`design.v`:
```
module JAM (
input CLK,
input RST,
output reg [2:0] W,
output reg [2:0] J,
input [6:0] Cost,
output [3:0] MatchCount,
output [9:0] MinCost,
output Valid );
parameter INIT  = 4'b0000;
parameter COMP  = 4'b0001;
parameter CHAN  = 4'b0010;
parameter FIND  = 4'b0011;
parameter EXCH  = 4'b0100;
parameter REV   = 4'b0101;
parameter GIVE  = 4'b0110;
parameter COUNT = 4'b0111;
parameter VALID = 4'b1000;
reg [3:0] curr_state;
reg [3:0] next_state;
parameter [0:3*128-1] mapTbl = {3'd7, 3'd6, 3'd5, 3'd6, 3'd4, 3'd6, 3'd5, 3'd6, 3'd3, 3'd6, 3'd5, 3'd6, 3'd4, 3'd6, 3'd5, 3'd6,
                            	3'd2, 3'd6, 3'd5, 3'd6, 3'd4, 3'd6, 3'd5, 3'd6, 3'd3, 3'd6, 3'd5, 3'd6, 3'd4, 3'd6, 3'd5, 3'd6,
                            	3'd1, 3'd6, 3'd5, 3'd6, 3'd4, 3'd6, 3'd5, 3'd6, 3'd3, 3'd6, 3'd5, 3'd6, 3'd4, 3'd6, 3'd5, 3'd6,
                	            3'd2, 3'd6, 3'd5, 3'd6, 3'd4, 3'd6, 3'd5, 3'd6, 3'd3, 3'd6, 3'd5, 3'd6, 3'd4, 3'd6, 3'd5, 3'd6,
                		  	    3'd0, 3'd6, 3'd5, 3'd6, 3'd4, 3'd6, 3'd5, 3'd6, 3'd3, 3'd6, 3'd5, 3'd6, 3'd4, 3'd6, 3'd5, 3'd6,
                			    3'd2, 3'd6, 3'd5, 3'd6, 3'd4, 3'd6, 3'd5, 3'd6, 3'd3, 3'd6, 3'd5, 3'd6, 3'd4, 3'd6, 3'd5, 3'd6,
                			    3'd1, 3'd6, 3'd5, 3'd6, 3'd4, 3'd6, 3'd5, 3'd6, 3'd3, 3'd6, 3'd5, 3'd6, 3'd4, 3'd6, 3'd5, 3'd6,
                				3'd2, 3'd6, 3'd5, 3'd6, 3'd4, 3'd6, 3'd5, 3'd6, 3'd3, 3'd6, 3'd5, 3'd6, 3'd4, 3'd6, 3'd5, 3'd6};
reg [0:6] compare;
reg [3:0] permutation [0:7];
reg [3:0] permutation_rot [0:7];
reg [3:0] permutation_ex [0:7];
reg [1:0] FIND_count;
wire [2:0] rot;
wire done;
reg [3:0] matchcount;
reg [9:0] mincost;
always@(posedge CLK) begin
	if(RST) curr_state <= INIT;
	else    curr_state <= next_state; 
end 
always@(*)begin
	case (curr_state)
	INIT  : next_state = COMP;
	COMP  : next_state = CHAN;  
	CHAN  : next_state = FIND;  
	FIND  : if(FIND_count==2) next_state = EXCH;  
	        else next_state = FIND;
	EXCH  : next_state = REV;  
	REV   : next_state = GIVE;  
	GIVE  : next_state = COUNT;
	COUNT : if(done) next_state = VALID;
			else next_state = COMP;
	VALID : next_state =  INIT;
	default : next_state = INIT;
	endcase
end
reg [3:0] count;
reg [9:0] cost;
reg start;
always@(posedge CLK) begin
	if(RST) start <= 0;
	else if(~RST) start <= 1;
	else start <= start;
end 
always@(posedge CLK) begin
	if(RST) begin
		W <= 0;
		J <= 0;
		count <= 1;
	end
	else begin
		W <= count >= 8 ? 0 : count;
		J <= permutation[count >= 8 ? 0 : count];
		if(count == 10) begin
			count <= 2;
			W <= 1;
			J <= permutation[1];
		end
		else begin
			count <= count + 1;
		end
	end
end
always@(posedge CLK) begin
	if(curr_state==INIT) begin
		mincost <= 10'd1023;
		matchcount <= 0;
		cost <= 0;
	end
	else if(start)begin
		cost <= cost + Cost;
		if(count == 10) begin
			if(cost < mincost)begin
				mincost <= cost;
				matchcount <= 1;
			end
			else if(cost == mincost)begin
				matchcount <= matchcount + 1;
			end
			cost <= 0;
		end
	end
end
assign MatchCount = matchcount;
assign MinCost = mincost;
always@(posedge CLK)begin
	if(curr_state == COMP) begin
		compare[6] <= permutation[6] < permutation[7];
		compare[5] <= permutation[5] < permutation[6];
		compare[4] <= permutation[4] < permutation[5];
		compare[3] <= permutation[3] < permutation[4];
		compare[2] <= permutation[2] < permutation[3];
		compare[1] <= permutation[1] < permutation[2];
		compare[0] <= permutation[0] < permutation[1];
	end
end
assign rot = mapTbl[compare*3+:3];
always @(posedge CLK) begin
	if(curr_state == CHAN) begin
  		permutation_rot[0] <= 0<=rot || (0>rot && permutation[0]<permutation[rot]) ? 8 : permutation[0];
  		permutation_rot[1] <= 1<=rot || (1>rot && permutation[1]<permutation[rot]) ? 8 : permutation[1];
  		permutation_rot[2] <= 2<=rot || (2>rot && permutation[2]<permutation[rot]) ? 8 : permutation[2];
  		permutation_rot[3] <= 3<=rot || (3>rot && permutation[3]<permutation[rot]) ? 8 : permutation[3];
  		permutation_rot[4] <= 4<=rot || (4>rot && permutation[4]<permutation[rot]) ? 8 : permutation[4];
  		permutation_rot[5] <= 5<=rot || (5>rot && permutation[5]<permutation[rot]) ? 8 : permutation[5];
  		permutation_rot[6] <= 6<=rot || (6>rot && permutation[6]<permutation[rot]) ? 8 : permutation[6];
  		permutation_rot[7] <= 7<=rot || (7>rot && permutation[7]<permutation[rot]) ? 8 : permutation[7];
  	end
end
reg [2:0] minIdx1;
reg [2:0] minIdx2;
reg [2:0] minIdx3;
reg [2:0] minIdx4;
reg [2:0] minIdx11;
reg [2:0] minIdx22;
reg [2:0] minIdx;
always@(posedge CLK)begin
	if(curr_state==INIT) begin
		FIND_count <= 0;
	end
	if(curr_state==FIND && FIND_count==0)begin
		minIdx4 <= permutation_rot[7] > permutation_rot[6] ? 6 : 7;
		minIdx3 <= permutation_rot[5] > permutation_rot[4] ? 4 : 5;
		minIdx2 <= permutation_rot[3] > permutation_rot[2] ? 2 : 3;
		minIdx1 <= permutation_rot[1] > permutation_rot[0] ? 0 : 1;
		FIND_count <= 1;
	end
	else if(curr_state==FIND && FIND_count==1)begin
		minIdx22 <= permutation_rot[minIdx4] > permutation_rot[minIdx3] ? minIdx3 : minIdx4;
		minIdx11 <= permutation_rot[minIdx2] > permutation_rot[minIdx1] ? minIdx1 : minIdx2;
		FIND_count <= 2;
	end
	else if(curr_state==FIND && FIND_count==2)begin
		minIdx <= permutation_rot[minIdx22] > permutation_rot[minIdx11] ? minIdx11 : minIdx22;
		FIND_count <= 0;
	end
	else begin
		FIND_count <= 0;
	end
end
always@(posedge CLK) begin
	if(curr_state==COMP) begin
		permutation_ex[0] <= permutation[0];
		permutation_ex[1] <= permutation[1];
		permutation_ex[2] <= permutation[2];
		permutation_ex[3] <= permutation[3];
		permutation_ex[4] <= permutation[4];
		permutation_ex[5] <= permutation[5];
		permutation_ex[6] <= permutation[6];
		permutation_ex[7] <= permutation[7];
	end
	else if(curr_state==EXCH) begin
		permutation_ex[rot] <= permutation[minIdx];
		permutation_ex[minIdx] <= permutation[rot];
	end
	else if(curr_state == REV)begin
		if(0>rot)
			permutation_ex[0] <= permutation_ex[7-(0-rot-1)];
		if(1>rot)
			permutation_ex[1] <= permutation_ex[7-(1-rot-1)];
		if(2>rot)
			permutation_ex[2] <= permutation_ex[7-(2-rot-1)];
		if(3>rot)
			permutation_ex[3] <= permutation_ex[7-(3-rot-1)];
		if(4>rot)
			permutation_ex[4] <= permutation_ex[7-(4-rot-1)];
		if(5>rot)
			permutation_ex[5] <= permutation_ex[7-(5-rot-1)];
		if(6>rot)
			permutation_ex[6] <= permutation_ex[7-(6-rot-1)];
		if(7>rot)
			permutation_ex[7] <= permutation_ex[7-(7-rot-1)];
	end
end
always@(posedge CLK)begin
	if(curr_state == INIT) begin
		permutation[0] <= 0;
		permutation[1] <= 1;
		permutation[2] <= 2;
		permutation[3] <= 3;
		permutation[4] <= 4;
		permutation[5] <= 5;
		permutation[6] <= 6;
		permutation[7] <= 7;
	end
	else if(curr_state == GIVE) begin
		permutation[0] <= permutation_ex[0];
		permutation[1] <= permutation_ex[1];
		permutation[2] <= permutation_ex[2];
		permutation[3] <= permutation_ex[3];
		permutation[4] <= permutation_ex[4];
		permutation[5] <= permutation_ex[5];
		permutation[6] <= permutation_ex[6];
		permutation[7] <= permutation_ex[7];
	end
end
assign done = compare==0;
assign Valid = (curr_state == VALID);
endmodule
```
`run.sh`:
```
#!/bin/bash
# the make line also repeats each setting of config.mk as NAME=value (left out here)
make -C /OpenROAD-flow-scripts/flow DESIGN_CONFIG=/design/flow/config.mk WORK_HOME=/design/flow/orfs CLKGATE_MAP_FILE= finish
```
`config.mk`:
```
export PLATFORM = sky130hd
export DESIGN_NAME = JAM
export DESIGN_NICKNAME = JAM
export VERILOG_FILES = /design/flow/design.v
export SDC_FILE = /design/flow/constraint.sdc
export NUM_CORES = 4
export LEC_CHECK = 0
export ABC_AREA = 1
export CAP_MARGIN = 20
export CELL_PAD_IN_SITES_GLOBAL_PLACEMENT = 0
export CORE_MARGIN = 2
export CORE_UTILIZATION = 72
export CTS_CLUSTER_SIZE = 82
export GPL_ROUTABILITY_DRIVEN = 1
export MAX_ROUTING_LAYER = met5
export PLACE_DENSITY_LB_ADDON = 0.01
export SETUP_SLACK_MARGIN = 1.29
export SLEW_MARGIN = 30
export TNS_END_PERCENT = 45
```
`constraint.sdc`:
```
create_clock -name core_clock -period 4.9 [get_ports {CLK}]
set_input_delay 0.9800 -clock core_clock [delete_from_list [all_inputs] [get_ports {CLK}]]
set_output_delay 0.9800 -clock core_clock [all_outputs]
set_load 0.01 [all_outputs]
```
==> results of run 1 <==
[per-stage QoR]
stage,util [%],instances,instance area (sq um),TNS [ps],worst slack (ps)
after floorplan,-,1752,13100,0,391
after global placement,78.8,1982,13500,0,61.1
after detailed placement,78.8,1982,13500,-393,-50.4
after CTS,87.0,2061,15000,0,273
[routing by layer]
metal  global-route usage [%]  overflow
met5                     15.3         0
met4                     57.5         3
met2                     84.7         1
met1                     69.7         0
met3                     51.9         0
[timing repair]
item	in CTS
setup endpoints to repair	96
pin swaps	47
cloned	4
resized	102
setup buffers	43
hold buffers	0
==> job_summary.md, run 1 <==
### Metrics collected by this job

| Metric | Value |
|---|---|
| Input/output buffers | `29` |
| Max Buffers Root-to-Sink | `2` |
| Area of the die | `about 19000 sq um` |
| Yosys top cell by area | `edfxtp_1` |
| Cts bufs inserted | `17` |
| Yosys xor share | `less than 1%` |
| Adder Area Share | `between 10% and 20%` |
| Commonest cells in the synthesized netlist | `nand2_1, inv_1, o21ai_0` |
| Chip width | `136 microns` |
| Synth top area cells | `edfxtp_1, dfxtp_1, ha_1, nand2_1, inv_1` |
| Row count | `roughly 48` |
| Yosys Instances | `1752` |
| Area fraction in mux cells | `0%` |
| Most numerous cell in the Yosys netlist | `nand2_1` |
| Synthesized area | `~13000 sq um` |
| Die height | `around 140 microns` |
| Mapped Avg Cell Area | `7.19 sq um` |
| Floorplan utilization | `73.3%` |
| RD Place Congestion | `between 1 and 1.5` |
| Sequential share of the synthesized area | `between 30 and 40%` |
| Synth Area in Compound Gates | `around a fifth` |
| Core area | `17200 sq um` |
| Status | `did not finish` |
| Synthesized net count | `approximately 1900` |
| Clock sink count | `around 160` |
| Stop Error | `[ERROR GRT-0232] Routing congestion too high. Check the congestion heatmap in the GUI.` |
| Simple share | `a little under a quarter` |
| Synth warnings | `3` |
| Yosys stat chip area | `between 10000 and 15000 sq um` |
| Htree depth | `4` |
| Tot GR Track Use | `between 60% and 70%` |
| Halt Stage | `global routing` |
| #FFs+latches synth | `161` |
| Count of library flops with an enable pin | `just over 80` |
| Main flop type after synthesis | `edfxtp_1` |
| Largest combinational cell category by area | `simple AND/OR/NAND/NOR gates` |
| Hpwl dp | `between 30000 and 40000 microns` |
| Asr flop ratio synth | `0%` |
| GRT Residual Overflow | `4` |
| Root Buffer | `clkbuf_16` |
| Post-synth top area share | `19.5%` |
| Netlist cell types | `just over 60` |
| I/O pin total | `30` |
| Syn Inst Count | `1752` |
==> run 2, diff against run 1 <==
- ABC_AREA: 1 -> default
- CELL_PAD_IN_SITES_GLOBAL_PLACEMENT: 0 -> default
- CORE_UTILIZATION: 72 -> 60
- CTS_CLUSTER_DIAMETER: default -> 384
- CTS_CLUSTER_SIZE: 82 -> 53
- GPL_ROUTABILITY_DRIVEN: 1 -> default
- MAX_ROUTING_LAYER: met5 -> default
- PLACE_DENSITY: default -> 0.43
- PLACE_DENSITY_LB_ADDON: 0.01 -> default
- SETUP_SLACK_MARGIN: 1.29 -> 1.81
- SLEW_MARGIN: 30 -> 20
- TNS_END_PERCENT: 45 -> 15
- clock period: 4.9 -> 6.2 ns (I/O delays scaled with it)
==> job_summary.md, run 2 <==
## PnR job results

| Metric | Value |
|---|---|
| Sw frac | `between 20% and 30%` |
| Commonest cells in the synthesized netlist | `nand2_1, ha_1, nor2_1` |
| Row count | `roughly 55` |
| Worst Setup Slack, final | `271 ps` |
| Comb group | `about 0.00032 W` |
| Tot GR Track Use | `39.8%` |
| Synthesized net count | `around 1700` |
| Most frequent cell on the critical path | `ha_4` |
| Most numerous cell in the Yosys netlist | `nand2_1` |
| Startpoint Class | `register` |
| Post-route DRC | `0` |
| Vias in the first global route | `13100` |
| Post-place setup slack | `-187 ps` |
| Tmin final | `5930 ps` |
| Post-CTS Hold Buffers | `0` |
| Via Count | `13800` |
| Clock share of power | `a little over two fifths` |
| Late-Pin Clk Latency | `about 450 ps` |
| Max Buffers Root-to-Sink | `2` |
| Mapped Avg Cell Area | `8.86 sq um` |
| Clk pwr | `between 0.001 and 0.0015 W` |
| Critical path launch point | `compare[4]` |
| Finish-stage setup viols | `0` |
| RD Place Congestion | `between 1 and 1.5` |
| Hold_sp | `curr_state[1]` |
| Power Dens Cells | `154 nW/um^2` |
| Main flop type after synthesis | `edfxtp_1` |
| Worst Reg-to-Reg Cells | `26` |
| Clk_skew | `roughly 16 ps` |
| Final std cells w/o fill | `1983` |
| Yosys Instances | `approximately 1600` |
| Hpwl dp | `about 36000 microns` |
| DR WL/cell | `24.8 microns` |
| Final period util | `roughly 96%` |
| N_diodes | `0` |
| Clock sink count | `approximately 160` |
| Drt total wl | `49200 microns` |
| Reg power frac | `roughly 46%` |
| Worst path max stage delay | `between 400 and 500 ps` |
| Required @ worst endpoint | `between 6000 and 7000 ps` |
| Die height | `about 160 microns` |
| Relative slew slack | `about a third` |
| Antenna Nets Post-Route | `0` |
| Area delta synth->final | `20.4%` |
| Final hold violation count | `0` |
| Clk slew on worst S/H paths | `approximately 80 ps` |
| Critical path buffer and inverter count | `4` |
| Sequential share of the synthesized area | `29.0%` |
| Simple share | `roughly 18%` |
| Final Max Tran Viols | `0` |
| Post-DP Area | `between 15000 and 20000 sq um` |
| Psw | `0.000753 W` |
| Post-route cell area | `16800 sq um` |
| Yosys top cell by area | `edfxtp_1` |
| Core area | `between 20000 and 25000 sq um` |
| Floorplan utilization | `around 61%` |
| Slowest cell on crit path | `edfxtp_1` |
| Cells after DPL | `1914` |
| Critical Path Sink | `permutation_rot[7][3]` |
| Input/output buffers | `29` |
| Reg2reg setup slack | `about 270 ps` |
| GRT Residual Overflow | `0` |
| Largest combinational cell category by area | `AND-OR/OR-AND gates` |
| Kind of critical path | `register to register` |
| Yosys stat chip area | `between 10000 and 15000 sq um` |
| WP depth | `26` |
| CP max FO | `5` |
| Top Consumer | `registers` |
| Initial antenna violation count | `0` |
| #FFs+latches synth | `around 160` |
| HP Class | `register to register` |
| CP endpoint kind | `register` |
| Synth Area in Compound Gates | `23.4%` |
| Worst R2R End | `permutation_rot[7][3]` |
| Internal cell power | `approximately 0.0018 W` |
| Initial DRC count | `between 1500 and 2000` |
| RSZ-0062 raised after global routing | `yes` |
| Asr flop ratio synth | `0%` |
| Final Core Density | `74.0%` |
| Netlist cell types | `about 110` |
| Combinational power share | `between 10% and 20%` |
| Largest net degree at the start of global routing | `about 42` |
| Synthesized area | `13900 sq um` |
| Hold path depth | `1` |
| Synth top area cells | `edfxtp_1, dfxtp_1, ha_1, mux2i_1, mux4_2` |
| Peak supply drop | `about 0.19 mV` |
| Tool warnings | `~50` |
| CTS tree | `built` |
| DR pass1 iterations | `9` |
| Worst EP arrival | `between 6000 and 7000 ps` |
| Maximum clock frequency | `about 0.17 GHz` |
| Syn Inst Count | `roughly 1600` |
| Count of library flops with an enable pin | `~82` |
| Hold Crit Endpoint | `curr_state[0]` |
| First-pass GRT wire length | `between 70000 and 80000 microns` |
| Fin nets | `1818` |
| Post-synth top area share | `between 15 and 20%` |
| Max-Cap Viols | `0` |
| Root Buffer | `clkbuf_16` |
| Worst-Margin Slew | `roughly 1000 ps` |
| Htree depth | `4` |
| Cts bufs inserted | `17` |
| Flip-flop and latch power | `around 0.0012 W` |
| Area of the die | `between 20000 and 25000 sq um` |
| Adder Area Share | `11.3%` |
| FF-to-FF Start | `compare[4]` |
| Status | `finished clean` |
| P_leak | `approximately 6.8 nW` |
| Via density | `between 6 and 7` |
| I/O pin total | `30` |
| Yosys xor share | `1.68%` |
| Area fraction in mux cells | `between 10% and 20%` |
| Top cell family by delay on the critical path | `AND-OR/OR-AND gates` |
| Synth warnings | `3` |
| Chip width | `about 160 microns` |
## run 2: layout make-up
type,count,area [sq um]
Tap cell,285,357
Timing Repair Buffer,185,1570
Clock inverter,15,184
Inverter,106,412
Sequential cell,161,4050
Clock buffer,17,425
Fill cell,1685,5910
Multi-Input combinational cell,1214,9800
## run 2: routing by layer
metal | global-route usage (%) | wire length [microns] | vias to the layer above
met5 | 0 | 0 | -
met4 | 21.0 | 2870 | 0
met3 | 6.15 | 4970 | 216
met2 | 62.6 | 22200 | 881
met1 | 53.1 | 19200 | 6545
li1 | - | - | 6181
## run 2: timing repair
action                     CTS  global route
pin swaps                   47            26
setup buffers               22            15
setup endpoints to repair   96            96
resized                     61            54
## run 2: metrics by stage
step | hold slack (ps) | power [W] | TNS [ps]
floorplan | 424 | 0.00140 | 0
global placement | 421 | 0.00149 | -432
detailed placement | 430 | 0.00150 | -2170
CTS | 448 | 0.00257 | 0
global route | 477 | 0.00266 | 0
finish | 449 | 0.00259 | 0
==> run 3, diff against run 2 <==
- ABC_AREA: default -> 1
- CELL_PAD_IN_SITES_GLOBAL_PLACEMENT: default -> 0
- CORE_UTILIZATION: 60 -> 57
- CTS_CLUSTER_DIAMETER: 384 -> default
- CTS_CLUSTER_SIZE: 53 -> 44
- GPL_ROUTABILITY_DRIVEN: default -> 1
- MAX_ROUTING_LAYER: default -> met5
- PLACE_DENSITY: 0.43 -> default
- SETUP_SLACK_MARGIN: 1.81 -> default
- SLEW_MARGIN: 20 -> 30
- TNS_END_PERCENT: 15 -> 45
- clock period: 6.2 -> 3.51 ns (I/O delays scaled with it)
==> job_summary.md, run 3 <==
## PnR job results

| Metric | Value |
|---|---|
| Final Core Density | `approximately three quarters` |
| Most numerous cell in the Yosys netlist | `nand2_1` |
| Relative slew slack | `a little over a quarter` |
| Clock sink count | `roughly 160` |
| Row count | `54` |
| Floorplan utilization | `between 50% and 60%` |
| Power Dens Cells | `roughly 280 nW/um^2` |
| Drt total wl | `~46000 microns` |
| Startpoint Class | `register` |
| Required @ worst endpoint | `roughly 3700 ps` |
| Synthesized net count | `roughly 1900` |
| Worst path max stage delay | `about 520 ps` |
| Yosys stat chip area | `12600 sq um` |
| Area of the die | `about 23000 sq um` |
| Htree depth | `4` |
| Internal cell power | `roughly 0.0034 W` |
| Maximum clock frequency | `around 0.21 GHz` |
| Initial antenna violation count | `0` |
| Synthesized area | `about 13000 sq um` |
| Yosys Instances | `approximately 1800` |
| GRT Residual Overflow | `0` |
| Hpwl dp | `33000 microns` |
| Initial DRC count | `between 1500 and 2000` |
| Area fraction in mux cells | `0%` |
| Synth top area cells | `edfxtp_1, dfxtp_1, ha_1, nand2_1, inv_1` |
| Top cell family by delay on the critical path | `simple AND/OR/NAND/NOR gates` |
| Yosys xor share | `less than 1%` |
| Post-CTS Hold Buffers | `0` |
| Most frequent cell on the critical path | `nand2_2` |
| WP depth | `34` |
| Reg2reg setup slack | `-1290 ps` |
| Count of library flops with an enable pin | `a little over 80` |
| Synth warnings | `3` |
| Critical Path Sink | `permutation_rot[7][3]` |
| Psw | `approximately 0.0013 W` |
| RD Place Congestion | `between 1 and 1.5` |
| P_leak | `7.39 nW` |
| Peak supply drop | `0.320 mV` |
| Cts bufs inserted | `17` |
| Antenna Nets Post-Route | `0` |
| Sw frac | `27.4%` |
| Post-place setup slack | `-1180 ps` |
| Adder Area Share | `roughly 12%` |
| Yosys top cell by area | `edfxtp_1` |
| Reg power frac | `about 45%` |
| Critical path buffer and inverter count | `7` |
| HP Class | `register to register` |
| Clk pwr | `a little under 0.002 W` |
| Late-Pin Clk Latency | `450 ps` |
| Layout violations | `negative setup slack` |
| Sequential share of the synthesized area | `about a third` |
| CP max FO | `7` |
| Max-Cap Viols | `0` |
| First-pass GRT wire length | `approximately 67000 microns` |
| Mapped Avg Cell Area | `a little over 7 sq um` |
| RSZ-0062 raised after global routing | `yes` |
| Worst R2R End | `permutation_rot[7][3]` |
| #FFs+latches synth | `161` |
| Kind of critical path | `register to register` |
| Area delta synth->final | `30.8%` |
| Tool warnings | `approximately 50` |
| Core area | `around 22000 sq um` |
| Fin nets | `between 2000 and 2500` |
| Post-route DRC | `0` |
| Flip-flop and latch power | `0.00206 W` |
| Hold path depth | `1` |
| Chip width | `between 150 and 200 microns` |
| Vias in the first global route | `around 12000` |
| Asr flop ratio synth | `0%` |
| Clk_skew | `~14 ps` |
| Syn Inst Count | `between 1500 and 2000` |
| CTS tree | `built` |
| Final hold violation count | `0` |
| Die height | `roughly 150 microns` |
| Largest net degree at the start of global routing | `between 60 and 70` |
| Main flop type after synthesis | `edfxtp_1` |
| Root Buffer | `clkbuf_16` |
| Max Buffers Root-to-Sink | `2` |
| Hold Crit Endpoint | `curr_state[0]` |
| N_diodes | `0` |
| Via density | `6.17` |
| Clock share of power | `41.7%` |
| Worst EP arrival | `~5000 ps` |
| Post-synth top area share | `around 20%` |
| DR WL/cell | `20.8 microns` |
| Netlist cell types | `just over 60` |
| Cells after DPL | `~2200` |
| Clk slew on worst S/H paths | `70 ps` |
| Tot GR Track Use | `between 30 and 40%` |
| Via Count | `approximately 14000` |
| Critical path launch point | `compare[1]` |
| FF-to-FF Start | `compare[1]` |
| Final period util | `137%` |
| Largest combinational cell category by area | `simple AND/OR/NAND/NOR gates` |
| Final std cells w/o fill | `2223` |
| I/O pin total | `30` |
| Status | `finished with violations` |
| Worst Setup Slack, final | `-1290 ps` |
| CP endpoint kind | `register` |
| Slowest cell on crit path | `fa_1` |
| Tmin final | `4800 ps` |
| Worst Reg-to-Reg Cells | `34` |
| Finish-stage setup viols | `between 90 and 100` |
| Worst-Margin Slew | `around 1100 ps` |
| Synth Area in Compound Gates | `between 20% and 30%` |
| Top Consumer | `registers` |
| Hold_sp | `curr_state[1]` |
| Filler Cell Count | `between 1500 and 2000` |
| Simple share | `around a quarter` |
| Combinational power share | `between 10% and 20%` |
| Final Max Tran Viols | `0` |
| Input/output buffers | `29` |
| Comb group | `0.000628 W` |
| DR pass1 iterations | `6` |
| Commonest cells in the synthesized netlist | `nand2_1, inv_1, o21ai_0` |
[run 3: layer usage]
| metal | GRT usage (%) | wire [microns] |
|---|---|---|
| met2 | 58.4 | 20800 |
| met3 | 7.79 | 4750 |
| met4 | 19.3 | 2750 |
| met5 | 0 | 0 |
| met1 | 47.5 | 17800 |
[run 3: area by class of cell]
cell class	instances	area (sq um)	area share, %
flip-flops and latches	161	4040	24.6
multi-input cells	1284	8490	51.5
repair buffers	207	1940	11.8
clock inverters	14	171	1.04
inverters	257	1030	6.24
well taps	280	350	2.13
clock buffers	18	429	2.61
repair inverters	2	15.0	0.0912
[run 3: metrics by stage]
stage	hold WS, ps	TNS [ps]	instance area, sq um	total power [W]
after global placement	425	-81970	14500	0.00264
after floorplan	407	-61200	13100	0.00246
final	448	-92630	16500	0.00462
after global routing	491	-110810	16500	0.00476
after detailed placement	438	-91470	14500	0.00265
after CTS	451	-80190	15400	0.00455
[run 3: what timing repair did]
action,in CTS,in global routing
resized,42,192
buffers inserted,6,27
pin swaps,11,46
gates cloned,2,5
endpoints found under the setup margin,96,96
==> run 4, diff against run 3 <==
- ABC_AREA: 1 -> default
- CAP_MARGIN: 20 -> 25
- CELL_PAD_IN_SITES_GLOBAL_PLACEMENT: 0 -> default
- CORE_MARGIN: 2 -> 3
- CORE_UTILIZATION: 57 -> 23
- CTS_CLUSTER_SIZE: 44 -> default
- GPL_ROUTABILITY_DRIVEN: 1 -> 0
- GPL_TIMING_DRIVEN: default -> 0
- MAX_ROUTING_LAYER: met5 -> default
- PLACE_DENSITY_LB_ADDON: default -> 0.19
- SLEW_MARGIN: 30 -> 10
- TNS_END_PERCENT: 45 -> default
- clock period: 3.51 -> 9.7 ns (I/O delays scaled with it)
==> job_summary.md, run 4 <==
## PnR job results

| Metric | Value |
|---|---|
| Final std cells w/o fill | `2409` |
| Kind of critical path | `register to register` |
| Final Core Density | `a little over a quarter` |
| Vias in the first global route | `about 13000` |
| Netlist cell types | `around 110` |
| Clock sink count | `161` |
| Worst EP arrival | `9350 ps` |
| GRT Residual Overflow | `0` |
| Hold Crit Endpoint | `curr_state[0]` |
| CP endpoint kind | `register` |
| Yosys stat chip area | `~14000 sq um` |
| Root Buffer | `clkbuf_16` |
| Largest combinational cell category by area | `AND-OR/OR-AND gates` |
| Slowest cell on crit path | `fa_1` |
| Filler Cell Count | `about 6500` |
| Hold_sp | `curr_state[1]` |
| Yosys xor share | `approximately 1.7%` |
| Worst R2R End | `permutation_rot[7][2]` |
| Post-synth top area share | `roughly 18%` |
| Post-CTS Hold Buffers | `0` |
| Post-route DRC | `0` |
| Finish-stage setup viols | `0` |
| Hold path depth | `1` |
| Mapped Avg Cell Area | `8.86 sq um` |
| Clk_skew | `roughly 13 ps` |
| Largest net degree at the start of global routing | `34` |
| Relative slew slack | `around a third` |
| Final period util | `about 94%` |
| Main flop type after synthesis | `edfxtp_1` |
| Synth top area cells | `edfxtp_1, dfxtp_1, ha_1, mux2i_1, mux4_2` |
| Late-Pin Clk Latency | `~460 ps` |
| Final Max Tran Viols | `0` |
| Peak supply drop | `between 0.1 and 0.15 mV` |
| HP Class | `register to register` |
| Initial antenna violation count | `0` |
| PnR Total Power | `approximately 0.0016 W` |
| Asr flop ratio synth | `0%` |
| Via density | `about 5.4` |
| Max-Cap Viols | `0` |
| Reg power frac | `roughly 48%` |
| Synth Area in Compound Gates | `between 20% and 30%` |
| Most numerous cell in the Yosys netlist | `nand2_1` |
| Synth warnings | `3` |
| Via Count | `around 13000` |
| Core area | `between 50000 and 60000 sq um` |
| Tool warnings | `between 40 and 50` |
| Area fraction in mux cells | `10.4%` |
| Synthesized area | `roughly 14000 sq um` |
| Synthesized net count | `between 1500 and 2000` |
| Critical path launch point | `compare[6]` |
| Area of the die | `63600 sq um` |
| Most frequent cell on the critical path | `ha_1` |
| Maximum clock frequency | `approximately 0.11 GHz` |
| Final Hold Slack | `about 450 ps` |
| Commonest cells in the synthesized netlist | `nand2_1, ha_1, nor2_1` |
| CTS tree | `built` |
| Internal cell power | `0.00115 W` |
| Worst path max stage delay | `760 ps` |
| Adder Area Share | `a little under an eighth` |
| Reg2reg setup slack | `between 500 and 600 ps` |
| DR WL/cell | `around 23 microns` |
| Worst-Margin Slew | `a little under 1000 ps` |
| Row count | `about 90` |
| Setup_tns | `0 ps` |
| Critical path buffer and inverter count | `8` |
| Area delta synth->final | `13.0%` |
| Count of library flops with an enable pin | `82` |
| Power Dens Cells | `101 nW/um^2` |
| # Post-CTS Setup Buffers | `0` |
| Tmin final | `between 9000 and 10000 ps` |
| N_diodes | `0` |
| Critical Path Sink | `permutation_rot[7][2]` |
| Final hold violation count | `0` |
| Comb group | `0.000184 W` |
| FF-to-FF Start | `compare[6]` |
| Tot GR Track Use | `16.9%` |
| Max Buffers Root-to-Sink | `2` |
| Antenna Nets Post-Route | `0` |
| RSZ-0062 raised after global routing | `no` |
| CP max FO | `16` |
| Clock share of power | `approximately two fifths` |
| Simple share | `between 15 and 20%` |
| Floorplan utilization | `23.5%` |
| Status | `finished clean` |
| Top cell family by delay on the critical path | `adder cells` |
| Cts bufs inserted | `17` |
| Syn Inst Count | `about 1600` |
| Hpwl dp | `between 40000 and 50000 microns` |
| Clk pwr | `0.000649 W` |
| Clk slew on worst S/H paths | `around 70 ps` |
| Flip-flop and latch power | `roughly 0.00076 W` |
| Yosys top cell by area | `edfxtp_1` |
| Startpoint Class | `register` |
| #FFs+latches synth | `~160` |
| Psw | `approximately 0.00044 W` |
| Required @ worst endpoint | `9890 ps` |
| DR pass1 iterations | `6` |
| WP depth | `27` |
| Sequential share of the synthesized area | `~29%` |
| Chip width | `252 microns` |
| Fin nets | `1756` |
| Htree depth | `4` |
| Input/output buffers | `28` |
| Combinational power share | `between 10% and 20%` |
| Drt total wl | `approximately 54000 microns` |
| Initial DRC count | `1309` |
| Yosys Instances | `~1600` |
| Cts repair resizes | `0` |
| Top Consumer | `registers` |
| P_leak | `between 6 and 7 nW` |
| I/O pin total | `30` |
| Worst Reg-to-Reg Cells | `27` |
| Die height | `252 microns` |
| First-pass GRT wire length | `between 80000 and 90000 microns` |
| Sw frac | `27.6%` |
| Cells after DPL | `about 2400` |
run 4: layout make-up:
| class | count | area, sq um | area share [%] |
|---|---|---|---|
| Sequential cell | 161 | 4050 | 25.7 |
| Buffer | 94 | 463 | 2.94 |
| Clock inverter | 13 | 104 | 0.659 |
| Timing Repair Buffer | 29 | 285 | 1.81 |
| Clock buffer | 19 | 443 | 2.81 |
| Inverter | 106 | 403 | 2.56 |
| Tap cell | 773 | 967 | 6.14 |
| Multi-Input combinational cell | 1214 | 9050 | 57.4 |
run 4: through the flow:
stage                     cell area [sq um]  worst slack [ps]
final                                 15800               546
after global placement                15200               551
after floorplan                       13900              2910
after detailed placement              15200               609
after CTS                             15700               550
after global routing                  15800              29.4
run 4: metal layers:
layer / vias to the layer above / routed length (microns) / global-route usage (%)
li1: 6064 / - / -
met3: 128 / 3010 / 2.54
met5: - / 0 / 0
met4: 0 / 2110 / 6.84
met2: 459 / 24100 / 26.6
met1: 6319 / 25000 / 23.2
==> run 5, diff against run 4 <==
- CAP_MARGIN: 25 -> 20
- CELL_PAD_IN_SITES_GLOBAL_PLACEMENT: default -> 3
- CORE_ASPECT_RATIO: default -> 0.96
- CORE_MARGIN: 3 -> 5
- CORE_UTILIZATION: 23 -> 26
- CTS_CLUSTER_DIAMETER: default -> 355
- CTS_CLUSTER_SIZE: default -> 60
- GPL_ROUTABILITY_DRIVEN: 0 -> 1
- GPL_TIMING_DRIVEN: 0 -> default
- HOLD_SLACK_MARGIN: default -> -0.08
- MAX_ROUTING_LAYER: default -> met4
- MIN_ROUTING_LAYER: default -> met2
- PLACE_DENSITY_LB_ADDON: 0.19 -> default
- SLEW_MARGIN: 10 -> 25
- TNS_END_PERCENT: default -> 45
- clock period: 9.7 -> 3.5 ns (I/O delays scaled with it)
==> job_summary.md, run 5 <==
## PnR job results

| Metric | Value |
|---|---|
| Largest combinational cell category by area | `AND-OR/OR-AND gates` |
| Worst Setup Slack, final | `-2570 ps` |
| Flip-flop and latch power | `0.00209 W` |
| Critical path buffer and inverter count | `7` |
| Late-Pin Clk Latency | `480 ps` |
| Startpoint Class | `register` |
| Synthesized net count | `roughly 1700` |
| Clk_skew | `around 16 ps` |
| First-pass GRT wire length | `roughly 100000 microns` |
| Yosys xor share | `approximately 1.7%` |
| Hold_sp | `curr_state[6]` |
| DR WL/cell | `roughly 26 microns` |
| Cts bufs inserted | `17` |
| Antenna Nets Post-Route | `0` |
| Reg area | `a little over 4000 sq um` |
| Floorplan utilization | `a little over a quarter` |
| Combinational power share | `14.2%` |
| Setup_tns | `-185740 ps` |
| Worst-Margin Slew | `~1100 ps` |
| Psw | `around 0.0014 W` |
| P_leak | `between 8 and 9 nW` |
| Clock sink count | `161` |
| Hold path depth | `1` |
| Yosys Instances | `about 1600` |
| Adder Area Share | `between 10% and 20%` |
| Worst EP arrival | `about 6300 ps` |
| Area fraction in mux cells | `10.4%` |
| Post-synth top area share | `between 10% and 20%` |
| Power Dens Cells | `approximately 250 nW/um^2` |
| Filler Cell Count | `about 5500` |
| Asr flop ratio synth | `0%` |
| Initial antenna violation count | `2` |
| Cells after DPL | `between 2000 and 3000` |
| Sequential share of the synthesized area | `just under 30%` |
| GRT Residual Overflow | `0` |
| I/O pin total | `30` |
| Mapped Avg Cell Area | `8.86 sq um` |
| Core area | `between 50000 and 60000 sq um` |
| WP depth | `27` |
| Critical Path Sink | `permutation_rot[7][3]` |
| Final std cells w/o fill | `~2700` |
| Most frequent cell on the critical path | `ha_4` |
| #FFs+latches synth | `between 150 and 200` |
| CP max FO | `7` |
| Area of the die | `slightly below 60000 sq um` |
| Reg power frac | `a little over two fifths` |
| RD Place Congestion | `between 1 and 1.5` |
| Initial DRC count | `3201` |
| Main flop type after synthesis | `edfxtp_1` |
| Yosys top cell by area | `edfxtp_1` |
| Most numerous cell in the Yosys netlist | `nand2_1` |
| Commonest cells in the synthesized netlist | `nand2_1, ha_1, nor2_1` |
| Tot GR Track Use | `about 36%` |
| Relative slew slack | `between 20 and 30%` |
| Clk slew on worst S/H paths | `around 80 ps` |
| Sw frac | `28.9%` |
| Synth top area cells | `edfxtp_1, dfxtp_1, ha_1, mux2i_1, mux4_2` |
| Max Buffers Root-to-Sink | `2` |
| Kind of critical path | `register to register` |
| Top cell family by delay on the critical path | `AND-OR/OR-AND gates` |
| Tmin final | `6070 ps` |
| Area delta synth->final | `43.5%` |
| Yosys stat chip area | `~14000 sq um` |
| Via density | `between 7 and 8` |
| Htree depth | `4` |
| Finish-stage setup viols | `approximately 96` |
| Post-route DRC | `2` |
| HP Class | `register to register` |
| Final Max Tran Viols | `0` |
| CP endpoint kind | `register` |
| Syn Inst Count | `1575` |
| Top Consumer | `the clock network` |
| Fin nets | `around 2100` |
| Worst Reg-to-Reg Cells | `27` |
| Row count | `around 83` |
| Simple share | `~18%` |
| FF-to-FF Start | `compare[5]` |
| Die height | `between 200 and 250 microns` |
| Critical path launch point | `compare[5]` |
| Clock share of power | `between 40 and 50%` |
| Layout violations | `design-rule violations, negative setup slack` |
| Required @ worst endpoint | `between 3000 and 4000 ps` |
| DR pass1 iterations | `around 50` |
| Internal cell power | `~0.0035 W` |
| Synth warnings | `3` |
| Final hold violation count | `0` |
| Via Count | `19700` |
| Clk pwr | `approximately 0.0022 W` |
| Slowest cell on crit path | `edfxtp_1` |
| Input/output buffers | `29` |
| Logic area | `between 10000 and 15000 sq um` |
| Comb group | `roughly 0.0007 W` |
| Hold Crit Endpoint | `curr_state[4]` |
| Worst R2R End | `permutation_rot[7][3]` |
| Reg2reg setup slack | `-2570 ps` |
| Final period util | `174%` |
| Synth Area in Compound Gates | `23.4%` |
| Largest net degree at the start of global routing | `35` |
| Status | `finished with violations` |
| Count of library flops with an enable pin | `approximately 82` |
| Synthesized area | `13900 sq um` |
| Vias in the first global route | `about 22000` |
| Maximum clock frequency | `between 0.15 and 0.2 GHz` |
| CTS tree | `built` |
| Root Buffer | `clkbuf_16` |
| Drt total wl | `between 60000 and 70000 microns` |
| Netlist cell types | `106` |
| Worst path max stage delay | `~470 ps` |
| Post-CTS Hold Buffers | `0` |
| Peak supply drop | `~0.33 mV` |
| RSZ-0062 raised after global routing | `yes` |
| Tool warnings | `roughly 47` |
| Hpwl dp | `between 50000 and 60000 microns` |
| Chip width | `~250 microns` |
| Max-Cap Viols | `0` |
## run 5: through the flow
stage          hold slack [ps]  setup slack (ps)  total power (W)  instance area, sq um  utilization [%]
6_report                   460             -2570          0.00495                 20000             37.6
5_1_grt                    486             -2780          0.00512                 20000             37.6
4_1_cts                    464             -2480          0.00492                 19500             36.6
3_5_place_dp               452             -3150          0.00273                 17600             33.0
3_3_place_gp               450             -3200          0.00273                 17600             33.0
2_1_floorplan              424             -2410          0.00248                 14300                -
## run 5: layout make-up
type / count / area share (%)
Inverter: 106 / 2.08
Clock buffer: 19 / 2.38
Sequential cell: 161 / 20.2
Clock inverter: 13 / 0.813
Antenna cell: 11 / 0.138
Tap cell: 722 / 4.51
Multi-Input combinational cell: 1214 / 52.0
Timing Repair Buffer: 417 / 17.8
## run 5: what timing repair did
item | CTS | global route
buffers inserted | 36 | 14
hold endpoints to repair | 0 | 0
pin swaps | 86 | 61
cloned | 0 | 1
endpoints found under the setup margin | 96 | 96
resized | 198 | 79
## run 5: layer usage
| metal | track usage [%] | up-vias | share of wire (%) |
|---|---|---|---|
| met3 | 50.1 | 555 | 44 |
| met5 | - | - | 0 |
| met1 | - | 6634 | 0 |
| met2 | 41.2 | 5891 | 50 |
| met4 | 4.48 | 0 | 6.5 |
| li1 | - | 6595 | - |
==> run 6, diff against run 5 <==
- CELL_PAD_IN_SITES_GLOBAL_PLACEMENT: 3 -> default
- CORE_ASPECT_RATIO: 0.96 -> default
- CORE_MARGIN: 5 -> 2
- CORE_UTILIZATION: 26 -> 72
- CTS_CLUSTER_DIAMETER: 355 -> 252
- CTS_CLUSTER_SIZE: 60 -> default
- GPL_ROUTABILITY_DRIVEN: 1 -> default
- HOLD_SLACK_MARGIN: -0.08 -> default
- MAX_ROUTING_LAYER: met4 -> default
- MIN_ROUTING_LAYER: met2 -> default
- PLACE_DENSITY: default -> 0.37
- SLEW_MARGIN: 25 -> 20
- TNS_END_PERCENT: 45 -> default
- clock period: 3.5 -> 4.24 ns (I/O delays scaled with it)
==> job_summary.md, run 6 <==
### Metrics collected by this job

| Metric | Value |
|---|---|
| Yosys top cell by area | `edfxtp_1` |
| Mapped Avg Cell Area | `roughly 9 sq um` |
| Chip width | `about 140 microns` |
| Yosys stat chip area | `13900 sq um` |
| Stop Error | `[ERROR DPL-0033] detailed placement checks failed during check placement.` |
| Sequential share of the synthesized area | `just under 30%` |
| Synth top area cells | `edfxtp_1, dfxtp_1, ha_1, mux2i_1, mux4_2` |
| Synth Area in Compound Gates | `a little under a quarter` |
| Area fraction in mux cells | `10.4%` |
| Post-synth top area share | `between 15 and 20%` |
| Commonest cells in the synthesized netlist | `nand2_1, ha_1, nor2_1` |
| Synthesized net count | `approximately 1700` |
| Hpwl dp | `39200 microns` |
| Count of library flops with an enable pin | `82` |
| Area of the die | `just over 20000 sq um` |
| Row count | `50` |
| Simple share | `between 10% and 20%` |
| Status | `did not finish` |
| Netlist cell types | `~110` |
| Syn Inst Count | `1575` |
| Core area | `between 15000 and 20000 sq um` |
| Input/output buffers | `29` |
| Halt Stage | `clock tree synthesis` |
| I/O pin total | `30` |
| Yosys xor share | `under 10%` |
| RD Place Congestion | `~1.1` |
| Synth warnings | `3` |
| Asr flop ratio synth | `0%` |
| Main flop type after synthesis | `edfxtp_1` |
| Yosys Instances | `1575` |
| Floorplan utilization | `between 70% and 80%` |
| Largest combinational cell category by area | `AND-OR/OR-AND gates` |
| Adder Area Share | `a little under an eighth` |
| #FFs+latches synth | `between 150 and 200` |
| Synthesized area | `13900 sq um` |
| Most numerous cell in the Yosys netlist | `nand2_1` |
| Die height | `around 140 microns` |
## run 6: metrics by stage
step / area, sq um / setup WS (ps) / cells
after floorplan: 14400 / -1670 / 1575
after global placement: 16300 / -1810 / 2023
after detailed placement: 16300 / -1990 / 2023
==> run 7, diff against run 6 <==
- CELL_PAD_IN_SITES_GLOBAL_PLACEMENT: default -> 1
- CORE_MARGIN: 2 -> 5
- CORE_UTILIZATION: 72 -> 44
- CTS_CLUSTER_DIAMETER: 252 -> 310
- CTS_CLUSTER_SIZE: default -> 44
- GPL_ROUTABILITY_DRIVEN: default -> 1
- MAX_ROUTING_LAYER: default -> met5
- PLACE_DENSITY: 0.37 -> default
- PLACE_DENSITY_LB_ADDON: default -> 0.29
- SETUP_SLACK_MARGIN: default -> 0.91
- SLEW_MARGIN: 20 -> 30
- TNS_END_PERCENT: default -> 45
- clock period: 4.24 -> 3.5 ns (I/O delays scaled with it)
==> job_summary.md, run 7 <==
## PnR job results

| Metric | Value |
|---|---|
| #FFs+latches synth | `around 160` |
| Htree depth | `4` |
| Hold_sp | `curr_state[1]` |
| Final Hold Slack | `~460 ps` |
| Row count | `65` |
| Relative slew slack | `40.4%` |
| Synth Area in Compound Gates | `a little under a quarter` |
| Synthesized net count | `around 1700` |
| Tmin final | `roughly 6000 ps` |
| WP depth | `27` |
| Critical Path Sink | `permutation_rot[7][2]` |
| Post-place setup slack | `-2650 ps` |
| CP max FO | `5` |
| Worst-Margin Slew | `between 800 and 900 ps` |
| First-pass GRT wire length | `between 80000 and 90000 microns` |
| Peak supply drop | `~0.34 mV` |
| Startpoint Class | `register` |
| Synth warnings | `3` |
| Worst Reg-to-Reg Cells | `27` |
| Reg power frac | `44.1%` |
| Hold path depth | `1` |
| Worst Setup Slack, final | `-2480 ps` |
| Cts bufs inserted | `17` |
| Worst path max stage delay | `around 460 ps` |
| GRT Residual Overflow | `0` |
| Layout violations | `negative setup slack` |
| Synth top area cells | `edfxtp_1, dfxtp_1, ha_1, mux2i_1, mux4_2` |
| Via Count | `around 14000` |
| Netlist cell types | `approximately 110` |
| Yosys top cell by area | `edfxtp_1` |
| Most frequent cell on the critical path | `ha_4` |
| Count of library flops with an enable pin | `just over 80` |
| Most numerous cell in the Yosys netlist | `nand2_1` |
| Worst EP arrival | `approximately 6000 ps` |
| Required @ worst endpoint | `roughly 3700 ps` |
| Via density | `roughly 6.3` |
| Late-Pin Clk Latency | `between 400 and 500 ps` |
| DR WL/cell | `between 20 and 25 microns` |
| Clk slew on worst S/H paths | `80 ps` |
| Max Buffers Root-to-Sink | `2` |
| Vias in the first global route | `between 10000 and 15000` |
| Antenna Nets Post-Route | `0` |
| Final Max Tran Viols | `0` |
| Hpwl dp | `about 40000 microns` |
| N_diodes | `0` |
| Mapped Avg Cell Area | `8.86 sq um` |
| Post-synth top area share | `roughly 18%` |
| Clock sink count | `about 160` |
| Critical path buffer and inverter count | `6` |
| I/O pin total | `30` |
| Initial antenna violation count | `0` |
| Initial DRC count | `~1500` |
| Die height | `around 190 microns` |
| Clock share of power | `41.7%` |
| Floorplan utilization | `between 40% and 50%` |
| Final period util | `171%` |
| Power Dens Cells | `246 nW/um^2` |
| Combinational power share | `between 10% and 20%` |
| Clk_skew | `about 18 ps` |
| Post-route DRC | `0` |
| Simple share | `between 15 and 20%` |
| Tot GR Track Use | `about 29%` |
| Commonest cells in the synthesized netlist | `nand2_1, ha_1, nor2_1` |
| Input/output buffers | `29` |
| Sw frac | `a little under 30%` |
| Psw | `0.00139 W` |
| Final hold violation count | `0` |
| Sequential share of the synthesized area | `29.0%` |
| DR pass1 iterations | `8` |
| Drt total wl | `54300 microns` |
| FF-to-FF Start | `compare[5]` |
| Synthesized area | `13900 sq um` |
| Reg2reg setup slack | `-2480 ps` |
| Largest combinational cell category by area | `AND-OR/OR-AND gates` |
| Main flop type after synthesis | `edfxtp_1` |
| Asr flop ratio synth | `0%` |
| Fin nets | `just over 2000` |
| Chip width | `between 150 and 200 microns` |
| Area delta synth->final | `37.6%` |
| Core area | `about 31000 sq um` |
| Worst R2R End | `permutation_rot[7][2]` |
| Top Consumer | `registers` |
| Slowest cell on crit path | `edfxtp_1` |
| CTS tree | `built` |
| Maximum clock frequency | `0.167 GHz` |
| Hold Crit Endpoint | `curr_state[0]` |
| HP Class | `register to register` |
| Comb group | `around 0.00067 W` |
| Tool warnings | `around 47` |
| Yosys xor share | `1.68%` |
| Flip-flop and latch power | `0.00208 W` |
| Kind of critical path | `register to register` |
| Largest net degree at the start of global routing | `34` |
| Status | `finished with violations` |
| Adder Area Share | `between 10% and 20%` |
| Syn Inst Count | `around 1600` |
| Yosys Instances | `about 1600` |
| CP endpoint kind | `register` |
| Top cell family by delay on the critical path | `AND-OR/OR-AND gates` |
| Max-Cap Viols | `0` |
| Critical path launch point | `compare[5]` |
| Yosys stat chip area | `between 10000 and 15000 sq um` |
| Finish-stage setup viols | `roughly 96` |
| Clk pwr | `between 0.0015 and 0.002 W` |
| Area of the die | `~35000 sq um` |
| Area fraction in mux cells | `a little over a tenth` |
| Internal cell power | `between 0.003 and 0.004 W` |
| RD Place Congestion | `roughly 1` |
| RSZ-0062 raised after global routing | `yes` |
| P_leak | `approximately 7.8 nW` |
| Root Buffer | `clkbuf_16` |
## run 7: cell type report
type | count | area, sq um
repair buffers | 378 | 3200
clock inverters | 15 | 186
fillers | 2647 | 12200
multi-input cells | 1214 | 10400
clock buffers | 17 | 425
flip-flops and latches | 161 | 4050
inverters | 106 | 418
well taps | 402 | 503
## run 7: metal layers
layer  global-route usage (%)  wire [microns]
met1                     38.7           22600
met2                     46.4           24400
met3                     5.49            4440
met4                     14.1            2940
met5                        0               0
## run 7: timing repair
action	4_1_cts	5_1_grt
gates resized	144	139
setup endpoints to repair	111	114
hold buffers	0	0
hold endpoints to repair	0	0
pin swaps	68	71
buffers inserted	36	22
## run 7: metrics by stage
step	setup TNS [ps]	instances	util [%]	power, W	area (sq um)
2_1_floorplan	-155800	1575	-	0.00248	14300
3_3_place_gp	-191670	2203	53.4	0.00268	16800
3_5_place_dp	-198850	2203	53.4	0.00269	16800
4_1_cts	-158700	2271	58.6	0.00469	18400
5_1_grt	-187800	2293	61.2	0.00489	19200
6_report	-172810	2293	61.2	0.00472	19200
==> run 8, diff against run 7 <==
- CELL_PAD_IN_SITES_GLOBAL_PLACEMENT: 1 -> default
- CORE_MARGIN: 5 -> 2
- CORE_UTILIZATION: 44 -> 65
- CTS_CLUSTER_DIAMETER: 310 -> default
- CTS_CLUSTER_SIZE: 44 -> default
- GPL_ROUTABILITY_DRIVEN: 1 -> default
- MAX_ROUTING_LAYER: met5 -> default
- PLACE_DENSITY_LB_ADDON: 0.29 -> default
- SETUP_SLACK_MARGIN: 0.91 -> default
- SLEW_MARGIN: 30 -> 20
- TNS_END_PERCENT: 45 -> default
- clock period: 3.5 -> 5.35 ns (I/O delays scaled with it)
==> job_summary.md, run 8 <==
## PnR job results

| Metric | Value |
|---|---|
| Synth Area in Compound Gates | `a little under a quarter` |
| Main flop type after synthesis | `edfxtp_1` |
| Row count | `53` |
| Peak supply drop | `approximately 0.23 mV` |
| Syn Inst Count | `around 1600` |
| Die height | `150 microns` |
| Final Core Density | `about 86%` |
| Tmin final | `6820 ps` |
| Antenna Nets Post-Route | `0` |
| Synthesized net count | `roughly 1700` |
| DR pass1 iterations | `16` |
| Flip-flop and latch power | `0.00138 W` |
| Yosys top cell by area | `edfxtp_1` |
| GR met1 Demand/Resource | `57.8%` |
| CP endpoint kind | `register` |
| Cts bufs inserted | `17` |
| Simple share | `between 15 and 20%` |
| Hold_sp | `curr_state[1]` |
| N_diodes | `0` |
| RSZ-0062 raised after global routing | `yes` |
| Worst EP arrival | `about 7100 ps` |
| Worst Reg-to-Reg Cells | `30` |
| Most frequent cell on the critical path | `ha_4` |
| GRT met3 Usage | `between 10% and 20%` |
| Worst path max stage delay | `roughly 600 ps` |
| Post-synth top area share | `around 18%` |
| Root Buffer | `clkbuf_16` |
| Post-CTS Hold Buffers | `0` |
| Critical path buffer and inverter count | `9` |
| Commonest cells in the synthesized netlist | `nand2_1, ha_1, nor2_1` |
| Largest net degree at the start of global routing | `between 40 and 50` |
| Busiest grt layer | `met2` |
| Required @ worst endpoint | `about 5700 ps` |
| Hold Crit Endpoint | `curr_state[0]` |
| Area of the die | `around 23000 sq um` |
| Asr flop ratio synth | `0%` |
| Post-route DRC | `0` |
| Sequential share of the synthesized area | `between 20% and 30%` |
| Max Buffers Root-to-Sink | `2` |
| Tot GR Track Use | `about half` |
| Core area | `21000 sq um` |
| Reg area | `4050 sq um` |
| Worst R2R End | `permutation_rot[4][1]` |
| Adder Area Share | `a little under an eighth` |
| PnR Total Power | `~0.0032 W` |
| Clock share of power | `42.7%` |
| Drt total wl | `63800 microns` |
| Synthesized area | `about 14000 sq um` |
| Reg2reg setup slack | `-1470 ps` |
| Status | `finished with violations` |
| Kind of critical path | `register to register` |
| Final period util | `128%` |
| Mapped Avg Cell Area | `~8.9 sq um` |
| CP max FO | `7` |
| Clock sink count | `between 150 and 200` |
| Maximum clock frequency | `between 0.1 and 0.15 GHz` |
| Layout violations | `negative setup slack` |
| WP depth | `30` |
| Relative slew slack | `between 30% and 40%` |
| CTS tree | `built` |
| I/O pin total | `30` |
| Internal cell power | `about 0.0022 W` |
| Vias in the first global route | `around 15000` |
| GRT Residual Overflow | `0` |
| Sw frac | `a little under a third` |
| Yosys xor share | `1.68%` |
| Clk pwr | `approximately 0.0014 W` |
| Initial antenna violation count | `5` |
| DR WL/cell | `30.6 microns` |
| Finish-stage setup viols | `approximately 84` |
| Largest combinational cell category by area | `AND-OR/OR-AND gates` |
| Hpwl dp | `approximately 37000 microns` |
| Top Consumer | `registers` |
| RD Place Congestion | `1.03` |
| Clk_skew | `approximately 23 ps` |
| Final hold violation count | `0` |
| Synth top area cells | `edfxtp_1, dfxtp_1, ha_1, mux2i_1, mux4_2` |
| Max-Cap Viols | `0` |
| Power Dens Cells | `about 180 nW/um^2` |
| Via Count | `16000` |
| Yosys stat chip area | `13900 sq um` |
| Critical path launch point | `compare[3]` |
| Slowest cell on crit path | `edfxtp_1` |
| Netlist cell types | `between 100 and 150` |
| Reg power frac | `between 40% and 50%` |
| Most numerous cell in the Yosys netlist | `nand2_1` |
| Psw | `0.00100 W` |
| Area delta synth->final | `29.2%` |
| Late-Pin Clk Latency | `roughly 470 ps` |
| Filler Cell Count | `about 1100` |
| Initial DRC count | `about 2900` |
| Area fraction in mux cells | `between 10% and 20%` |
| Floorplan utilization | `66.4%` |
| First-pass GRT wire length | `between 80000 and 90000 microns` |
| Startpoint Class | `register` |
| Hold path depth | `1` |
| Worst-Margin Slew | `around 1000 ps` |
| HP Class | `register to register` |
| Input/output buffers | `29` |
| Htree depth | `4` |
| GR Layer Usage met2 | `between 70% and 80%` |
| P_leak | `7.37 nW` |
| Yosys Instances | `between 1500 and 2000` |
| Clk slew on worst S/H paths | `100 ps` |
| Count of library flops with an enable pin | `roughly 82` |
| Logic area | `10100 sq um` |
| Tool warnings | `a little under 50` |
| Worst Setup Slack, final | `-1470 ps` |
| Final Max Tran Viols | `0` |
| #FFs+latches synth | `about 160` |
| Combinational power share | `14.0%` |
| Comb group | `0.000445 W` |
| Synth warnings | `3` |
| Via density | `between 7 and 8` |
| Fin nets | `about 1900` |
| FF-to-FF Start | `compare[3]` |
| Critical Path Sink | `permutation_rot[4][1]` |
| Chip width | `between 150 and 200 microns` |
| Top cell family by delay on the critical path | `AND-OR/OR-AND gates` |
==> run 8: timing repair <==
action                                  CTS  global route
buffers inserted                         29            24
endpoints found under the setup margin   65            84
gates resized                           102           101
pin swaps                                64            42
==> run 8: area by class of cell <==
| class | count | share of cell area [%] |
|---|---|---|
| clock buffer | 17 | 2.36 |
| clock inverter | 15 | 1.12 |
| inverter | 106 | 2.33 |
| multi-input combinational | 1214 | 56.2 |
| sequential | 161 | 22.5 |
| tap | 275 | 1.91 |
| timing repair buffer | 295 | 13.6 |
==> run 8: stage by stage <==
stage | hold WS (ps) | std cells | instance area (sq um) | setup TNS (ps) | setup slack, ps
2_1_floorplan | 424 | 1575 | 14300 | -12440 | -560
3_3_place_gp | 439 | 2003 | 16000 | -14970 | -560
3_5_place_dp | 432 | 2003 | 16000 | -20180 | -758
4_1_cts | 457 | 2064 | 17400 | -9580 | -426
5_1_grt | 504 | 2083 | 18000 | -80850 | -1760
6_report | 497 | 2083 | 18000 | -54310 | -1470
==> run 8: per-layer routing <==
layer,part of all wire (%),vias to the layer above
met5,0.14,-
met1,32,7303
li1,-,6377
met2,41,1665
met3,16,667
met4,11,8
==> run 9, diff against run 8 <==
- ABC_AREA: default -> 1
- CORE_UTILIZATION: 65 -> 69
- clock period: 5.35 -> 6.15 ns (I/O delays scaled with it)
==> job_summary.md, run 9 <==
## PnR job results

| Metric | Value |
|---|---|
| Status | `finished clean` |
| Clk pwr | `approximately 0.0011 W` |
| Core area | `roughly 18000 sq um` |
| Critical Path Sink | `permutation_rot[5][1]` |
| Mapped Avg Cell Area | `7.19 sq um` |
| Area delta synth->final | `8.40%` |
| Required @ worst endpoint | `6330 ps` |
| Power Dens Cells | `~190 nW/um^2` |
| Slowest cell on crit path | `fa_1` |
| Drt total wl | `40200 microns` |
| First-pass GRT wire length | `around 63000 microns` |
| Reg area | `4040 sq um` |
| Most frequent cell on the critical path | `nand2_1` |
| Max Buffers Root-to-Sink | `2` |
| RD Place Congestion | `roughly 1.1` |
| Post-place setup slack | `approximately 310 ps` |
| Post-route cell area | `approximately 14000 sq um` |
| Area of the die | `just under 20000 sq um` |
| Flip-flop and latch power | `0.00118 W` |
| Clock sink count | `roughly 160` |
| Most numerous cell in the Yosys netlist | `nand2_1` |
| Synthesized net count | `about 1900` |
| Adder Area Share | `between 10% and 20%` |
| Hold path depth | `2` |
| Worst EP arrival | `between 5000 and 6000 ps` |
| CP endpoint kind | `register` |
| Hpwl dp | `between 20000 and 30000 microns` |
| Worst-Margin Slew | `approximately 1100 ps` |
| Reg2reg setup slack | `approximately 340 ps` |
| Clk slew on worst S/H paths | `around 70 ps` |
| Largest combinational cell category by area | `simple AND/OR/NAND/NOR gates` |
| Via Count | `13100` |
| Antenna Nets Post-Route | `0` |
| Simple share | `between 20% and 30%` |
| P_leak | `about 6.3 nW` |
| Area fraction in mux cells | `0%` |
| Row count | `approximately 49` |
| Reg power frac | `45.8%` |
| Chip width | `~140 microns` |
| Final period util | `between 90 and 100%` |
| Initial DRC count | `roughly 1800` |
| Post-DP Area | `about 13000 sq um` |
| Asr flop ratio synth | `0%` |
| Commonest cells in the synthesized netlist | `nand2_1, inv_1, o21ai_0` |
| Hold Crit Endpoint | `curr_state[1]` |
| Die height | `about 140 microns` |
| RSZ-0062 raised after global routing | `no` |
| Count of library flops with an enable pin | `82` |
| Initial antenna violation count | `0` |
| Floorplan utilization | `70.1%` |
| FF-to-FF Start | `compare[6]` |
| Worst Setup Slack, final | `~340 ps` |
| Filler Cell Count | `1443` |
| Netlist cell types | `about 62` |
| Post-route DRC | `0` |
| N_diodes | `0` |
| DR pass1 iterations | `9` |
| Kind of critical path | `register to register` |
| Root Buffer | `clkbuf_16` |
| Tool warnings | `46` |
| Relative slew slack | `28.3%` |
| CP max FO | `18` |
| Syn Inst Count | `approximately 1800` |
| Synth Area in Compound Gates | `a little over a fifth` |
| GRT Residual Overflow | `0` |
| Main flop type after synthesis | `edfxtp_1` |
| I/O pin total | `30` |
| Combinational power share | `between 10 and 15%` |
| Hold_sp | `curr_state[8]` |
| Tmin final | `slightly below 6000 ps` |
| CTS tree | `built` |
| Input/output buffers | `29` |
| Finish-stage setup viols | `0` |
| Top Consumer | `registers` |
| Synth top area cells | `edfxtp_1, dfxtp_1, ha_1, nand2_1, inv_1` |
| Synthesized area | `between 10000 and 15000 sq um` |
| Max-Cap Viols | `0` |
| Final Max Tran Viols | `0` |
| Comb group | `around 0.00028 W` |
| #FFs+latches synth | `approximately 160` |
| Yosys stat chip area | `about 13000 sq um` |
| Critical path buffer and inverter count | `5` |
| Synth warnings | `3` |
| Clock share of power | `a little over two fifths` |
| Maximum clock frequency | `0.172 GHz` |
| Tot GR Track Use | `41.0%` |
| Fin nets | `1898` |
| Clk_skew | `14.5 ps` |
| Top cell family by delay on the critical path | `simple AND/OR/NAND/NOR gates` |
| HP Class | `register to register` |
| Worst path max stage delay | `520 ps` |
| Final hold violation count | `0` |
| Via density | `between 6 and 7` |
| Sequential share of the synthesized area | `roughly 32%` |
| Post-synth top area share | `about a fifth` |
| Late-Pin Clk Latency | `roughly 450 ps` |
| Psw | `0.000736 W` |
| Post-CTS Hold Buffers | `0` |
| Htree depth | `4` |
| Peak supply drop | `around 0.2 mV` |
| Logic area | `about 7300 sq um` |
| Cts bufs inserted | `17` |
| Startpoint Class | `register` |
| Worst R2R End | `permutation_rot[5][1]` |
| Internal cell power | `about 0.0018 W` |
| Yosys Instances | `1752` |
| Critical path launch point | `compare[6]` |
| Vias in the first global route | `~12000` |
| Yosys xor share | `0.914%` |
| Setup_tns | `0 ps` |
| Yosys top cell by area | `edfxtp_1` |
| Worst Reg-to-Reg Cells | `31` |
| Sw frac | `between 20% and 30%` |
| WP depth | `31` |
| Largest net degree at the start of global routing | `54` |
| DR WL/cell | `about 20 microns` |
-- run 9: layout make-up --
type	instances	area share, %
clock buffer	17	3.12
sequential	161	29.6
inverter	257	7.08
tap	229	2.10
clock inverter	15	1.41
multi-input combinational	1283	53.7
timing repair buffer	45	3.01
-- run 9: repair_timing --
| item | in CTS | in global routing |
|---|---|---|
| hold endpoints to repair | 0 | 0 |
| resized | 0 | 3 |
| endpoints found under the setup margin | 0 | 32 |
| buffers inserted | 0 | 2 |
-- run 9: routing by layer --
layer / track usage, % / vias to the layer above / share of wire, %
li1: - / 6006 / -
met5: 0 / - / 0.092
met2: 63.0 / 929 / 44
met3: 9.46 / 225 / 13
met4: 23.0 / 2 / 6.0
met1: 53.6 / 5895 / 38
-- run 9: stage by stage --
stage / power (W) / utilization (%) / hold slack, ps / instances
global placement: 0.00146 / 72.5 / 421 / 1973
floorplan: 0.00139 / - / 407 / 1752
finish: 0.00258 / 76.0 / 447 / 2007
detailed placement: 0.00147 / 72.5 / 430 / 1973
global route: 0.00265 / 76.0 / 458 / 2007
CTS: 0.00257 / 75.9 / 451 / 2005
==> run 10, diff against run 9 <==
- ABC_AREA: 1 -> default
- CAP_MARGIN: 20 -> 40
- CORE_UTILIZATION: 69 -> 66
- CTS_CLUSTER_DIAMETER: default -> 42
- clock period: 6.15 -> 6.06 ns (I/O delays scaled with it)
==> job_summary.md, run 10 <==
## PnR job results

| Metric | Value |
|---|---|
| Status | `finished with violations` |
| Layout violations | `negative setup slack` |
| Peak supply drop | `0.181 mV` |
| Syn Inst Count | `roughly 1600` |
| Most numerous cell in the Yosys netlist | `nand2_1` |
| Via Count | `~14000` |
| WP depth | `25` |
| Yosys xor share | `under 10%` |
| Post-CTS Hold Buffers | `0` |
| Synth top area cells | `edfxtp_1, dfxtp_1, ha_1, mux2i_1, mux4_2` |
| Worst EP arrival | `6270 ps` |
| Psw | `just under 0.0008 W` |
| HP Class | `register to register` |
| Main flop type after synthesis | `edfxtp_1` |
| DR pass1 iterations | `8` |
| Top Consumer | `registers` |
| Clk_skew | `17.9 ps` |
| Drt total wl | `49400 microns` |
| Final Max Tran Viols | `0` |
| Synthesized area | `approximately 14000 sq um` |
| Hold_sp | `curr_state[1]` |
| Worst R2R End | `permutation_rot[5][2]` |
| Maximum clock frequency | `about 0.16 GHz` |
| Row count | `around 53` |
| Yosys top cell by area | `edfxtp_1` |
| Area fraction in mux cells | `around a tenth` |
| CP endpoint kind | `register` |
| Clk pwr | `0.00117 W` |
| GR Layer Usage met2 | `67.2%` |
| Final hold violation count | `0` |
| FF-to-FF Start | `compare[5]` |
| Critical path launch point | `compare[5]` |
| Clk slew on worst S/H paths | `~80 ps` |
| Yosys Instances | `1575` |
| Adder Area Share | `11.3%` |
| Comb group | `between 0.0003 and 0.0004 W` |
| Sequential share of the synthesized area | `roughly 29%` |
| Finish-stage setup viols | `1` |
| Power Dens Cells | `163 nW/um^2` |
| Antenna Nets Post-Route | `0` |
| Vias in the first global route | `around 13000` |
| Internal cell power | `~0.0019 W` |
| Count of library flops with an enable pin | `between 80 and 90` |
| Critical Path Sink | `permutation_rot[5][2]` |
| Yosys stat chip area | `about 14000 sq um` |
| Input/output buffers | `29` |
| GRT Residual Overflow | `0` |
| Top cell family by delay on the critical path | `AND-OR/OR-AND gates` |
| Worst Reg-to-Reg Cells | `25` |
| Synthesized net count | `about 1700` |
| Hold path depth | `1` |
| Sw frac | `between 20 and 30%` |
| PnR Total Power | `0.00269 W` |
| CP max FO | `6` |
| CTS tree | `built` |
| Critical path buffer and inverter count | `6` |
| Slowest cell on crit path | `edfxtp_1` |
| Post-place setup slack | `-110 ps` |
| Area of the die | `22300 sq um` |
| #FFs+latches synth | `161` |
| Area delta synth->final | `18.7%` |
| Asr flop ratio synth | `0%` |
| Tmin final | `~6000 ps` |
| Post-DP Area | `about 15000 sq um` |
| Post-route cell area | `16600 sq um` |
| Die height | `between 100 and 150 microns` |
| Synth Area in Compound Gates | `a little under a quarter` |
| Hpwl dp | `34800 microns` |
| Core area | `20900 sq um` |
| Relative slew slack | `42.0%` |
| Reg2reg setup slack | `-8 ps` |
| Largest combinational cell category by area | `AND-OR/OR-AND gates` |
| Combinational power share | `11.7%` |
| Startpoint Class | `register` |
| Initial DRC count | `1736` |
| Largest net degree at the start of global routing | `39` |
| Kind of critical path | `register to register` |
| Synth warnings | `3` |
| Worst-Margin Slew | `approximately 870 ps` |
| GR met1 Demand/Resource | `~55%` |
| Root Buffer | `clkbuf_16` |
| Worst Setup Slack, final | `-8.13 ps` |
| GRT met3 Usage | `about a tenth` |
| Busiest grt layer | `met2` |
| Clock sink count | `between 150 and 200` |
| Late-Pin Clk Latency | `roughly 450 ps` |
| Final period util | `100%` |
| I/O pin total | `30` |
| Required @ worst endpoint | `~6300 ps` |
| P_leak | `6.67 nW` |
| Reg power frac | `45.0%` |
| Mapped Avg Cell Area | `~9 sq um` |
| Worst path max stage delay | `500 ps` |
| Fin nets | `about 1800` |
| Clock share of power | `43.3%` |
| Post-route DRC | `0` |
| Initial antenna violation count | `1` |
| Simple share | `between 15 and 20%` |
| Netlist cell types | `~110` |
| Commonest cells in the synthesized netlist | `nand2_1, ha_1, nor2_1` |
| Max-Cap Viols | `0` |
| RD Place Congestion | `roughly 1` |
| Htree depth | `4` |
| Tool warnings | `between 40 and 50` |
| First-pass GRT wire length | `about 73000 microns` |
| Post-synth top area share | `between 10% and 20%` |
| Most frequent cell on the critical path | `ha_4` |
| Cts bufs inserted | `17` |
| Floorplan utilization | `approximately 67%` |
| Chip width | `around 150 microns` |
| Flip-flop and latch power | `~0.0012 W` |
| Hold Crit Endpoint | `curr_state[0]` |
| Max Buffers Root-to-Sink | `2` |
| Tot GR Track Use | `between 40% and 50%` |
| Via density | `7.14` |
| DR WL/cell | `about 25 microns` |
[run 10: what timing repair did]
item                                    in CTS  in global routing
gates cloned                                 0                  1
setup buffers                                2                 18
gates resized                               19                 90
endpoints found under the setup margin      19                 32
pin swaps                                    2                 48
[run 10: stage by stage]
stage                     setup TNS, ps  instances  hold WS [ps]  util (%)
after CTS                             0       1941           460      76.4
after floorplan                       0       1575           424         -
after global placement                0       1906           441      72.9
after global routing              -1330       1962           471      79.2
final                             -8.13       1963           460      79.3
after detailed placement           -228       1907           430      72.9
[run 10: final cells by class]
cell class              count  area (sq um)
well taps                 275           344
fillers                  1411          4330
inverters                 106           408
multi-input cells        1214          9620
clock inverters            14           179
clock buffers              18           450
repair buffers            174          1510
diodes                      1          2.50
flip-flops and latches    161          4050
[run 10: metal layers]
layer	vias up	wire length, microns
met5	-	0
met4	0	3310
met3	275	5930
met2	1028	22200
met1	6550	17900
li1	6158	-
Power and IR drop assume default switching activity.
